Design cordic_sin_cos, start of the top module:
module cordic_sin_cos
(
    input clk,
    input reset_n,
    input i_call,
    input [31:0] i_data,
    output o_done,
    output [31:0] o_cos,
    output [31:0] o_sin
);
cordic_sin_cos_core u_sin_cos (
    .clk     ( clk ),
    .reset_n ( reset_n ),
    .i_call  ( i_call ),
    .i_data  ( i_data ),
    .o_done  ( o_done ),
    .o_cos   ( o_cos ),
    .o_sin   ( o_sin )
);
endmodule
make LEC_CHECK=0 ABC_AREA=1 CAP_MARGIN=20 CORE_MARGIN=2 CORE_UTILIZATION=72 CTS_CLUSTER_DIAMETER=369 CTS_CLUSTER_SIZE=95 PLACE_DENSITY=0.38 SETUP_SLACK_MARGIN=3.12 SLEW_MARGIN=20 finish   # period 12.8 ns
run.sh (not shown) runs the stock make flow with config.mk's settings and CLKGATE_MAP_FILE=.
The baseline did not get past global routing, error GRT-0232.
Edit:
Settings changed: CTS_CLUSTER_DIAMETER 369 to 375, CTS_CLUSTER_SIZE 95 to 100, PLACE_DENSITY 0.38 to 0.39, SETUP_SLACK_MARGIN 3.12 to -0.49.
Clock period 12.8 ns to 21.6 ns, I/O delays scaled along.
With this change the flow completed, yet does not pass: negative setup slack; synthesized area does not change; die size does not change; synthesized cell count stays the same.
Edit:
Settings changed: ABC_AREA 1 to unset, CAP_MARGIN 20 to 0, CORE_ASPECT_RATIO set to 0.5, CTS_CLUSTER_DIAMETER 375 to unset, CTS_CLUSTER_SIZE 100 to unset, PLACE_DENSITY 0.39 to unset, SETUP_SLACK_MARGIN -0.49 to -2.0.
Clock period 21.6 ns to 30.0 ns, I/O delays scaled along.
=> The changed run completed, yet does not pass: negative setup slack; global-route usage climbs by 4.3 points; non-clock buffer count drops by 119; cell area goes down by 7.1%; clock-buffer cell count is unchanged; register-to-register slack is better by 7.4 ns; worst setup slack improved by 0.71 ns; utilization went down by 5.8 points; wire length rose by about 0.6%.

* * *

The RTL this note starts from:
==> flow/design.v <==
`timescale 1ns / 1ps
module cordic_sin_cos
(
    input clk,
    input reset_n,
    input i_call,
    input [31:0] i_data,
    output o_done,
    output [31:0] o_cos,
    output [31:0] o_sin
);
cordic_sin_cos_core u_sin_cos (
    .clk     ( clk ),
    .reset_n ( reset_n ),
    .i_call  ( i_call ),
    .i_data  ( i_data ),
    .o_done  ( o_done ),
    .o_cos   ( o_cos ),
    .o_sin   ( o_sin )
);
endmodule
module cordic_sin_cos_core(
    clk,
    reset_n,
    i_call,
    i_data,
    o_done,
    o_cos,
    o_sin
);
     input clk;
     input reset_n;
	 input i_call; 
	 input signed [31:0] i_data;
	 output o_done;
	 output signed [31:0] o_cos;
	 output signed [31:0] o_sin;	 
	 function [31:0] atan;
	    input [3:0] idx;
	    case( idx )
	       4'd0: atan = 32'd2949120;  4'd1: atan = 32'd1740992;  4'd2: atan = 32'd919872;  4'd3: atan = 32'd466944;
	       4'd4: atan = 32'd234368;   4'd5: atan = 32'd117312;   4'd6: atan = 32'd58688;   4'd7: atan = 32'd29312;
	       4'd8: atan = 32'd14656;    4'd9: atan = 32'd7360;     4'd10: atan = 32'd3648;   4'd11: atan = 32'd1856;
	       4'd12: atan = 32'd896;     4'd13: atan = 32'd448;     4'd14: atan = 32'd256;    default: atan = 32'd128;
	    endcase
	 endfunction
	 reg signed [31:0]x,y,tx,ty,deg,rcos,rsin;
	 reg [7:0]i,seg;
	 reg isdone,isnegcos,isnegsin,isswap;
	 always @ ( posedge clk or negedge reset_n )
	 if( !reset_n )
	 begin
	    { x,y,deg,rcos,rsin } <= { 32'd0,32'd0,32'd0,32'd0,32'd0};
		i <= 8'd0;
		{ isdone,isnegcos,isnegsin,isswap } <= { 1'b0,1'b0,1'b0,1'b0 };
	 end
	 else if( i_call )
	 case( i )       
  	    0:
		begin
		   seg = i_data / 90;
		   if( seg == 0 ) 
		   begin 
		   	  deg <= i_data; 
		   	  isnegcos <= 0; 
		   	  isnegsin <= 0; 
		   	  isswap <= 0; 
		   end
		   else if( seg == 1 ) 
		   begin 
		   	  deg <= i_data - 90; 
		   	  isnegcos <= 1; 
		   	  isnegsin <= 0; 
		   	  isswap <= 1; 
		   end
		   else if( seg == 2 ) 
		   begin 
		   	  deg <= i_data - 180; 
		   	  isnegcos <= 1; 
		   	  isnegsin <= 1; 
		   	  isswap <= 0; 
		   end
		   else if( seg == 3 ) 
		   begin 
		   	  deg <= i_data - 270; 
		   	  isnegcos <= 0; 
		   	  isnegsin <= 1; 
		   	  isswap <= 1;  
		   end 
		   i <= i + 1'b1;
	    end		 
		1:
		begin 
		   x <= 32'd39797; 
		   y <= 32'd0; 
		   deg <= deg << 16; 
		   i <= i + 1'b1; 
		end					 
		2,3,4,5,6,7,8,9,10,11,12,13,14,15,16,17:
		if( deg > 0 )
		begin
		   ty = y >>> i-2;
		   tx = x >>> i-2;
		   x <= x - ty;
		   y <= y + tx;
		   deg <= deg - atan(i-2);
		   i <= i + 1'b1;
		end
		else
		begin
		   ty = y >>> i-2;
		   tx = x >>> i-2;
		   x <= x + ty ;
		   y <= y - tx ;
		   deg <= deg + atan(i-2);
		   i <= i + 1'b1;
		end
		18:
		begin 
		   {rcos,rsin} <= isswap ? { y,x } : { x,y }; 
		   i <= i + 1'b1; 
		end			
		19:
		begin 
		   isdone <= 1'b1; 
		   i <= i + 1'b1; 
		end		
		20:
		begin 
		   isdone <= 1'b0; 
		   i <= 8'd0; 
		end		   
	 endcase
	 assign o_done = isdone;
	 assign o_cos = isnegcos ? -(rcos) : rcos;
	 assign o_sin = isnegsin ? -(rsin) : rsin;
endmodule
export LEC_CHECK = 0
export CAP_MARGIN = 20
export CELL_PAD_IN_SITES_DETAIL_PLACEMENT = 1
export CORE_ASPECT_RATIO = 1.34
export CORE_MARGIN = 2
export CORE_UTILIZATION = 65
export CTS_CLUSTER_SIZE = 26
export GPL_ROUTABILITY_DRIVEN = 0
export HOLD_SLACK_MARGIN = 0.09
export MIN_ROUTING_LAYER = met2
export PLACE_DENSITY = 0.46
export SLEW_MARGIN = 15
export TNS_END_PERCENT = 55
create_clock -name core_clock -period 30.0 [get_ports {clk}]
The baseline ended with an error in clock tree synthesis, error DPL-0033.
==> next run, changes <==
CELL_PAD_IN_SITES_DETAIL_PLACEMENT = default   (was 1)
CORE_ASPECT_RATIO = default   (was 1.34)
CTS_CLUSTER_SIZE = default   (was 26)
GPL_ROUTABILITY_DRIVEN = default   (was 0)
HOLD_SLACK_MARGIN = default   (was 0.09)
MAX_ROUTING_LAYER = met4   (was default)
MIN_ROUTING_LAYER = default   (was met2)
PLACE_DENSITY = default   (was 0.46)
SLEW_MARGIN = 20   (was 15)
TNS_END_PERCENT = default   (was 55)
clock period = 23.3 ns   (was 30.0 ns; I/O delays follow)
After rerunning: The new run failed in global routing; area after synthesis is unchanged; synthesized cell count stays the same; die area hardly moves.
==> next run, changes <==
CORE_UTILIZATION = 59   (was 65)
CTS_CLUSTER_DIAMETER = 368   (was default)
CTS_CLUSTER_SIZE = 98   (was default)
MAX_ROUTING_LAYER = default   (was met4)
SETUP_SLACK_MARGIN = -0.62   (was default)
clock period = 16.5 ns   (was 23.3 ns; I/O delays follow)
Result: This time the run finished but failed the layout checks on setup timing; die size went up by 10%; synthesized cell count stays the same; synthesized area stays the same.
==> next run, changes <==
CORE_UTILIZATION = 22   (was 59)
CTS_CLUSTER_DIAMETER = default   (was 368)
CTS_CLUSTER_SIZE = default   (was 98)
SETUP_SLACK_MARGIN = default   (was -0.62)
clock period = 37.0 ns   (was 16.5 ns; I/O delays follow)
Now the flow passed the timing, DRC and antenna checks.
Via count falls by about a fifth.
Design area went down by about a fifth.
Area after synthesis is unchanged.
==> next run, changes <==
ABC_AREA = 1   (was default)
CORE_UTILIZATION = 58   (was 22)
CTS_CLUSTER_DIAMETER = 378   (was default)
MAX_ROUTING_LAYER = met4   (was default)
clock period = 23.3 ns   (was 37.0 ns; I/O delays follow)
Non-clock buffer count is higher by 45.
Global-route usage went up by 22 points.
Via count stays flat.
Setup slack got worse by 2400 ps.
Count of clock-buffer cells in the layout rises by 1.
Cell area climbs slightly.
Cell count decreases by a few percent.

* * *

RTL: the design.v shown in full above, as it stands there.
export LEC_CHECK = 0
export CAP_MARGIN = 5
export CORE_MARGIN = 2
export CORE_UTILIZATION = 65
export CTS_CLUSTER_DIAMETER = 32
export CTS_CLUSTER_SIZE = 45
export MAX_ROUTING_LAYER = met4
export SETUP_SLACK_MARGIN = 5.0
export SLEW_MARGIN = 20
export TNS_END_PERCENT = 5
create_clock -name core_clock -period 25.3 [get_ports {clk}]
The starting point finished but fails on setup timing.
==> next run, changes <==
==> flow/config.mk (replaced) <==
export PLATFORM = sky130hd
export DESIGN_NAME = cordic_sin_cos
export DESIGN_NICKNAME = cordic_sin_cos
export VERILOG_FILES = /design/flow/design.v
export SDC_FILE = /design/flow/constraint.sdc
export NUM_CORES = 4
export LEC_CHECK = 0
export CAP_MARGIN = 20
export CORE_MARGIN = 2
export CORE_UTILIZATION = 40
export SLEW_MARGIN = 20
==> flow/constraint.sdc (replaced) <==
create_clock -name core_clock -period 29.1 [get_ports {clk}]
set_input_delay 5.8200 -clock core_clock [delete_from_list [all_inputs] [get_ports {clk}]]
set_output_delay 5.8200 -clock core_clock [all_outputs]
set_load 0.01 [all_outputs]
=> With this change the flow finished clean. Synthesized cell count does not change. Final cell count is lower by 2.0%. Setup slack gains 1.5 ns. Routed wire length is lower by about 14%. Count of clock-buffer cells in the layout is higher by 1. Die area is higher by about 60%. Synthesized area is unchanged. Design area is lower by about 12%. Via count is lower by 16%.
==> next run, changes <==
--- a/flow/config.mk
+++ b/flow/config.mk
@@ -7,5 +7,9 @@
 export LEC_CHECK = 0
+export ABC_AREA = 1
 export CAP_MARGIN = 20
 export CORE_MARGIN = 2
-export CORE_UTILIZATION = 40
+export CORE_UTILIZATION = 72
+export CTS_CLUSTER_DIAMETER = 369
+export CTS_CLUSTER_SIZE = 95
+export PLACE_DENSITY = 0.38
 export SLEW_MARGIN = 20
==> flow/constraint.sdc (replaced) <==
create_clock -name core_clock -period 12.8 [get_ports {clk}]
set_input_delay 2.5600 -clock core_clock [delete_from_list [all_inputs] [get_ports {clk}]]
set_output_delay 2.5600 -clock core_clock [all_outputs]
set_load 0.01 [all_outputs]
With this change the flow did not get past 5_1_grt.
Synthesized area rose by 0.84%.
Die area came out lower by 43%.
Synthesized cell count rises by 16%.
==> next run, changes <==
--- a/flow/config.mk
+++ b/flow/config.mk
@@ -7,9 +7,5 @@
 export LEC_CHECK = 0
-export ABC_AREA = 1
 export CAP_MARGIN = 20
 export CORE_MARGIN = 2
-export CORE_UTILIZATION = 72
-export CTS_CLUSTER_DIAMETER = 369
-export CTS_CLUSTER_SIZE = 95
-export PLACE_DENSITY = 0.38
+export CORE_UTILIZATION = 40
 export SLEW_MARGIN = 20
==> flow/constraint.sdc (replaced) <==
create_clock -name core_clock -period 30.0 [get_ports {clk}]
set_input_delay 6.0000 -clock core_clock [delete_from_list [all_inputs] [get_ports {clk}]]
set_output_delay 6.0000 -clock core_clock [all_outputs]
set_load 0.01 [all_outputs]
What happened: The changed run finished with timing, DRC and antenna clean; die area goes up by 77%; area after synthesis decreases by 0.84%; synthesized cell count decreases by 14%.
==> next run, changes <==
--- a/flow/config.mk
+++ b/flow/config.mk
@@ -8,4 +8,12 @@
 export CAP_MARGIN = 20
+export CELL_PAD_IN_SITES_DETAIL_PLACEMENT = 1
+export CORE_ASPECT_RATIO = 1.8
 export CORE_MARGIN = 2
-export CORE_UTILIZATION = 40
-export SLEW_MARGIN = 20
+export CORE_UTILIZATION = 65
+export CTS_CLUSTER_SIZE = 26
+export GPL_ROUTABILITY_DRIVEN = 1
+export GPL_TIMING_DRIVEN = 0
+export MIN_ROUTING_LAYER = met1
+export PLACE_DENSITY_LB_ADDON = 0.11
+export SLEW_MARGIN = 15
+export TNS_END_PERCENT = 55
This time the run did not get past 3_5_place_dp.
Die size is lower by 38%.
Area after synthesis stays the same.
Synthesized cell count stays the same.
==> next run, changes <==
--- a/flow/config.mk
+++ b/flow/config.mk
@@ -10,3 +10,3 @@
 export CORE_ASPECT_RATIO = 1.8
-export CORE_MARGIN = 2
+export CORE_MARGIN = 10
 export CORE_UTILIZATION = 65
@@ -14,4 +14,4 @@
 export GPL_ROUTABILITY_DRIVEN = 1
-export GPL_TIMING_DRIVEN = 0
-export MIN_ROUTING_LAYER = met1
+export GPL_TIMING_DRIVEN = 1
+export MIN_ROUTING_LAYER = met2
 export PLACE_DENSITY_LB_ADDON = 0.11
What happened: The new run never finished: it broke off in 3_5_place_dp with DPL-0033. Die area climbs by 16%. Synthesized cell count does not change. Area after synthesis does not change.

* * *

== run A ==
RTL: the design.v shown in full above, as it stands there.
clock: 16.5 ns
lec_check: 0
abc_area: 1
cap_margin: 20
core_margin: 2
core_utilization: 62
cts_cluster_diameter: 368
cts_cluster_size: 98
place_density: 0.42
setup_slack_margin: -0.62
slew_margin: 20
Ran to the end and failed final checks on negative setup slack: run A.
[inputs] run B vs run A
Settings: MAX_ROUTING_LAYER newly set to met4; CTS_CLUSTER_SIZE removed (was 98); PLACE_DENSITY removed (was 0.42); CTS_CLUSTER_DIAMETER changed from 368 to 377; SETUP_SLACK_MARGIN removed (was -0.62); CORE_UTILIZATION changed from 62 to 65; ABC_AREA removed (was 1); the clock period (ns, I/O delays scaled along) changed from 16.5 to 23.3.
## What came out
Seen in the log of run B: ODB-0269 during global routing, after which the run never completed. Run B against run A: worst slack at placement higher; area after synthesis lower; die size lower; post-synthesis cell count lower. On post-synthesis sequential area ratio, run A and run B are neck and neck. The unique cell type count in the Yosys netlist reported for run B is greater than that of run A by 80%. The run showing the smaller number of post-CTS setup repair buffers is run A.
## Diff of input files: run C against run B
Settings: an added ABC_AREA of 1; an added CTS_CLUSTER_SIZE of 98; an added PLACE_DENSITY of 0.43; an added TNS_END_PERCENT of 10; a deleted CTS_CLUSTER_DIAMETER that had been 377; a change of CORE_UTILIZATION from 65 to 72; a deleted MAX_ROUTING_LAYER that had been met4; a change of the clock period (ns, I/O delays scaled along) from 23.3 to 16.2.
### Flow results
[run C] flow finished | final checks: failed | reasons: negative setup slack
Run C ends up with lower pre-CTS setup slack than run B does.
Average footprint of a synthesized cell (run C over run B): decrease, 13%
For the row count, run C came in about 5% lower than run B did.
Summary: with run B as the reference, number of cell instances after yosys synthesis in run C moved up by more than 10%.
Synthesized cell count went up by more than 10% going from run B to run C.
The following lists how run D was set up differently from run C:
Settings: an added CTS_CLUSTER_DIAMETER of 369; a change of CTS_CLUSTER_SIZE from 98 to 95; a change of PLACE_DENSITY from 0.43 to 0.38; an added SETUP_SLACK_MARGIN of 3.12; a change of the clock period (ns, I/O delays scaled along) from 16.2 to 12.8.
## What came out
Delta (run D minus run C): post-synthesis xor/xnor area fraction neither gained nor lost much; number of gates given a new drive strength after cts shows an increase of 43%; count of buffers added by post-CTS timing repair for setup saw an increase; placed cell area essentially unchanged. Tool error GRT-0232 stopped run D during global routing; no final results.
--- input diff run D..run E ---
Settings: clearing CTS_CLUSTER_DIAMETER, which used to be 369; clearing ABC_AREA, which used to be 1; swapping 72 for 36 in CORE_UTILIZATION; clearing TNS_END_PERCENT, which used to be 10; clearing CTS_CLUSTER_SIZE, which used to be 95; clearing SETUP_SLACK_MARGIN, which used to be 3.12; clearing PLACE_DENSITY, which used to be 0.38; swapping 12.8 for 32.6 in the clock period (ns, I/O delays scaled along).
Findings:
- Run D and run E: one clean run, run E; the rest did not finish clean.
- [run E vs run D] floorplan net count: lower in run E
- Die area grows by more than half when moving from run D to run E.
- Relative to run D, number of placement rows increased by 30 in run E.
The inputs of run F differ from those of run E as listed below.
Settings: CORE_ASPECT_RATIO now 0.5, previously not set; CORE_UTILIZATION now 28, was 36; SLEW_MARGIN now 5, was 20; SETUP_SLACK_MARGIN now -2.0, previously not set; the clock period (ns, I/O delays scaled along) now 30.0, was 32.6.
## What came out
Run F finished all stages; however, its layout fails the closing checks, the failures being negative setup slack.
First-pass GRT wire length, run F and run E: smaller value in run E
From run E to run F the numbers moved as follows: setup slack fell by 1.48 ns; flop share of the area went down 0.22 points; number of non-clock buffers in the layout climbed 31; synthesized cell count closely matched the old numbers.
Count of nets after finishing in run F is 0.78% higher than in run E
Share of the yosys chip area belonging to registers: run F vs run E identical
The design area of run F was inferior to that of run E.
Diff run E..run F | post-synthesis instance area | unchanged
Post-detailed-route via-to-cell ratio: run F and run E compared, lower one is run F
